Setup of try-harbor:
==> flow/design.v (excerpt) <==
module microP(
    input clk,
    input reset,
    output [7:0] imem_addr,
    input [16:0] imem_data,
    output [7:0] dmem_addr,
    output [7:0] dmem_wdata,
    output dmem_we,
    input [7:0] dmem_rdata,
    input [7:0] data_in,
    output out_we,
    output [7:0] data_out_col,
    output [7:0] data_out_addr
    );
Size in the first run: roughly 930 cells after synthesis, roughly 160 flip-flops, roughly 9600 sq um of cells after synthesis.
make LEC_CHECK=0 ABC_AREA=0 CAP_MARGIN=25 CELL_PAD_IN_SITES_DETAIL_PLACEMENT=0 CELL_PAD_IN_SITES_GLOBAL_PLACEMENT=1 CORE_MARGIN=3 CORE_UTILIZATION=25 CTS_CLUSTER_DIAMETER=350 GPL_ROUTABILITY_DRIVEN=1 MAX_ROUTING_LAYER=met5 MIN_ROUTING_LAYER=met1 PLACE_DENSITY_LB_ADDON=0.18 SETUP_SLACK_MARGIN=-0.29 SLEW_MARGIN=15 TNS_END_PERCENT=80 finish   # period 6.53 ns
run.sh (not shown) runs the stock make flow with config.mk's settings and CLKGATE_MAP_FILE=.
Inputs modified between try-harbor and try-sierra:
- clearing PLACE_DENSITY_LB_ADDON, which used to be 0.18
- swapping met1 for met2 in MIN_ROUTING_LAYER
- swapping 25 for 38 in CORE_UTILIZATION
- putting HOLD_SLACK_MARGIN at 0.05 where nothing was set
- swapping 1 for 0 in GPL_ROUTABILITY_DRIVEN
- clearing SETUP_SLACK_MARGIN, which used to be -0.29
- swapping 3 for 10 in CORE_MARGIN
- swapping 6.53 for 5.82 in the clock period (ns, I/O delays scaled along)
Results
In terms of clock-pin slew on the worst setup and hold paths, try-harbor and try-sierra differ only marginally.
When try-sierra is measured against try-harbor, its global-route usage turns out 14 points higher.
Higher sequential share of layout area was reported by try-sierra, not try-harbor.
Per the comparison of try-sierra with try-harbor, data arrival time of the worst path decreased by 0.21 ns relative to the old numbers; worst setup slack lower; routed wire length moved down; post-synth area from yosys stat roughly the same; placement-stage worst setup slack dropped 0.12 ns.
On power: between try-sierra and try-harbor, it ends up higher for try-sierra.
try-sierra vs. try-harbor: switching power as a share of total power went up 2.6 points; final non-filler cell area went down 1.1%.
Input-level comparison between try-violet and try-sierra:
- PLACE_DENSITY newly set to 0.59
- GPL_ROUTABILITY_DRIVEN removed (was 0)
- MIN_ROUTING_LAYER changed from met2 to met1
- CELL_PAD_IN_SITES_GLOBAL_PLACEMENT changed from 1 to 0
- HOLD_SLACK_MARGIN removed (was 0.05)
- CELL_PAD_IN_SITES_DETAIL_PLACEMENT removed (was 0)
- MAX_ROUTING_LAYER changed from met5 to met4
- CORE_MARGIN changed from 10 to 2
- CTS_CLUSTER_DIAMETER removed (was 350)
- CORE_UTILIZATION changed from 38 to 69
- the clock period (ns, I/O delays scaled along) changed from 5.82 to 3.44
==> results <==
Run status, try-violet: aborted in global routing (5_1_grt), error GRT-0116
Taking try-sierra as the reference point, the effective utilization at floorplan of try-violet rises by 32 points.
Compared with try-sierra, number of core rows in try-violet decreased by more than a quarter.
Cts-stage hold buffer count: try-violet vs try-sierra identical
Re multiplexer share of the synthesized area: no difference whatsoever between try-sierra and try-violet.
Per the comparison of try-violet with try-sierra, estimated wirelength of the detail-placed design moved down, area share of and-or/or-and cells after synthesis level, count of instantiated cells in the yosys netlist essentially unchanged.
try-violet — post-placement worst setup slack 0.67 ns lower, try-sierra as reference
Die area on try-violet is ahead of try-sierra.
The cell area after placement in try-sierra is 0.938 times that in try-violet.
Compared to try-sierra, try-violet has core outline area about 45% lower.
Setup changes, try-violet to try-amber
- CORE_MARGIN: 2 -> 7
- CTS_CLUSTER_DIAMETER: unset -> 346
- TNS_END_PERCENT: 80 -> 20
- PLACE_DENSITY: 0.59 -> 0.39
- CTS_CLUSTER_SIZE: unset -> 88
- CORE_UTILIZATION: 69 -> 60
- the clock period (ns, I/O delays scaled along): 3.44 -> 5.23
Notes after the runs:
Final estimated routing congestion in global placement came out lower on try-amber than on try-violet.
In terms of sequential share of the synthesized area, try-amber and try-violet differ only marginally.
Going from try-violet to try-amber, average instance area after synthesis was more or less identical, number of placed instances with taps included went down by 54, boundary pin count was more or less identical, share of synthesized area spent on multiplexers was more or less identical.
Of try-amber and try-violet, only try-violet fails to reach the end of the flow.
diff inputs: try-amber => try-umber
- swapping 20 for 80 in TNS_END_PERCENT
- swapping 346 for 103 in CTS_CLUSTER_DIAMETER
- clearing CTS_CLUSTER_SIZE, which used to be 88
- swapping 60 for 66 in CORE_UTILIZATION
- swapping 7 for 2 in CORE_MARGIN
- swapping 0.39 for 0.59 in PLACE_DENSITY
- putting SETUP_SLACK_MARGIN at 1.08 where nothing was set
- swapping 5.23 for 3.82 in the clock period (ns, I/O delays scaled along)
### Flow results
try-umber -> try-amber: synthesized instance count delta 0, exact match
Buffer count from post-CTS setup fixing, try-umber and try-amber: lower on try-amber
Measured against try-amber, the global placement routability congestion of try-umber comes out at 1.07 times the reference value.
Across both runs, worst setup slack after placement was lower for try-umber than for try-amber.
Diff try-amber -> try-umber: number of storage elements in the synthesis netlist barely changed, adder and majority cell fraction of the synthesized area barely changed, placed wire-length estimate after detailed placement climbed 1200 um.
Count of instances resized after the clock tree is built sits higher in try-umber than in try-amber.
Die size on try-umber is ahead of try-amber.
Total placed cells including tap cells ended up 0.59% higher on try-umber than on try-amber.
try-umber failed in global routing (5_1_grt) with GRT-0232.

========
== JK ==
microP again, from the RTL that the note above started with.
Settings: LEC_CHECK=0, ABC_AREA=1, CAP_MARGIN=20, CORE_MARGIN=2, CORE_UTILIZATION=72, CTS_CLUSTER_DIAMETER=379, CTS_CLUSTER_SIZE=72, GPL_ROUTABILITY_DRIVEN=0, HOLD_SLACK_MARGIN=0.29, PLACE_DENSITY_LB_ADDON=0.01, SETUP_SLACK_MARGIN=0.29, SLEW_MARGIN=40; clock period 2.01 ns.
JK terminated abnormally: clock tree synthesis reported DPL-0038.
Inputs modified between JK and MS:
Settings: GPL_ROUTABILITY_DRIVEN removed (was 0); PLACE_DENSITY newly set to 0.6; HOLD_SLACK_MARGIN removed (was 0.29); ABC_AREA removed (was 1); CTS_CLUSTER_DIAMETER removed (was 379); PLACE_DENSITY_LB_ADDON removed (was 0.01); SETUP_SLACK_MARGIN removed (was 0.29); SLEW_MARGIN changed from 40 to 20; CORE_UTILIZATION changed from 72 to 65; CTS_CLUSTER_SIZE changed from 72 to 98; the clock period (ns, I/O delays scaled along) changed from 2.01 to 5.04.
--- outcome ---
JK → MS: number of different library cells in the post-synthesis netlist went up by about 90%, detailed placer's ending HPWL went down by 35%. Compared to JK, MS has worst slack at placement 1.52 ns higher. Taking JK as the reference point, the synthesized cell count of MS falls by 28%. Comparing MS and JK, the one run not ending clean was JK. clock tree synthesis: JK exited with error. | starting utilization of the core area | higher: JK |. On MS: Yosys chip area is about 1.6% lower than what JK gave.
## Diff of input files: AL against MS
Settings: swapping 65 for 40 in CORE_UTILIZATION; putting SETUP_SLACK_MARGIN at 0.88 where nothing was set; clearing CTS_CLUSTER_SIZE, which used to be 98; swapping 5.04 for 4.5 in the clock period (ns, I/O delays scaled along).
Notes after the runs:
Going from MS to AL, multi-input logic area rose by about 15%; final critical-path setup slack went up; top-level I/O count essentially unchanged. Number of global-route vias before repair: lower on AL. Sort MS and AL by worst hold slack, ascending, and MS comes first. HPWL reported at the end of detailed placement was higher in the run labelled AL. Required time at the worst-slack endpoint in AL is 1.99 ns above MS.
Power is estimated from default activity; no workload was simulated.
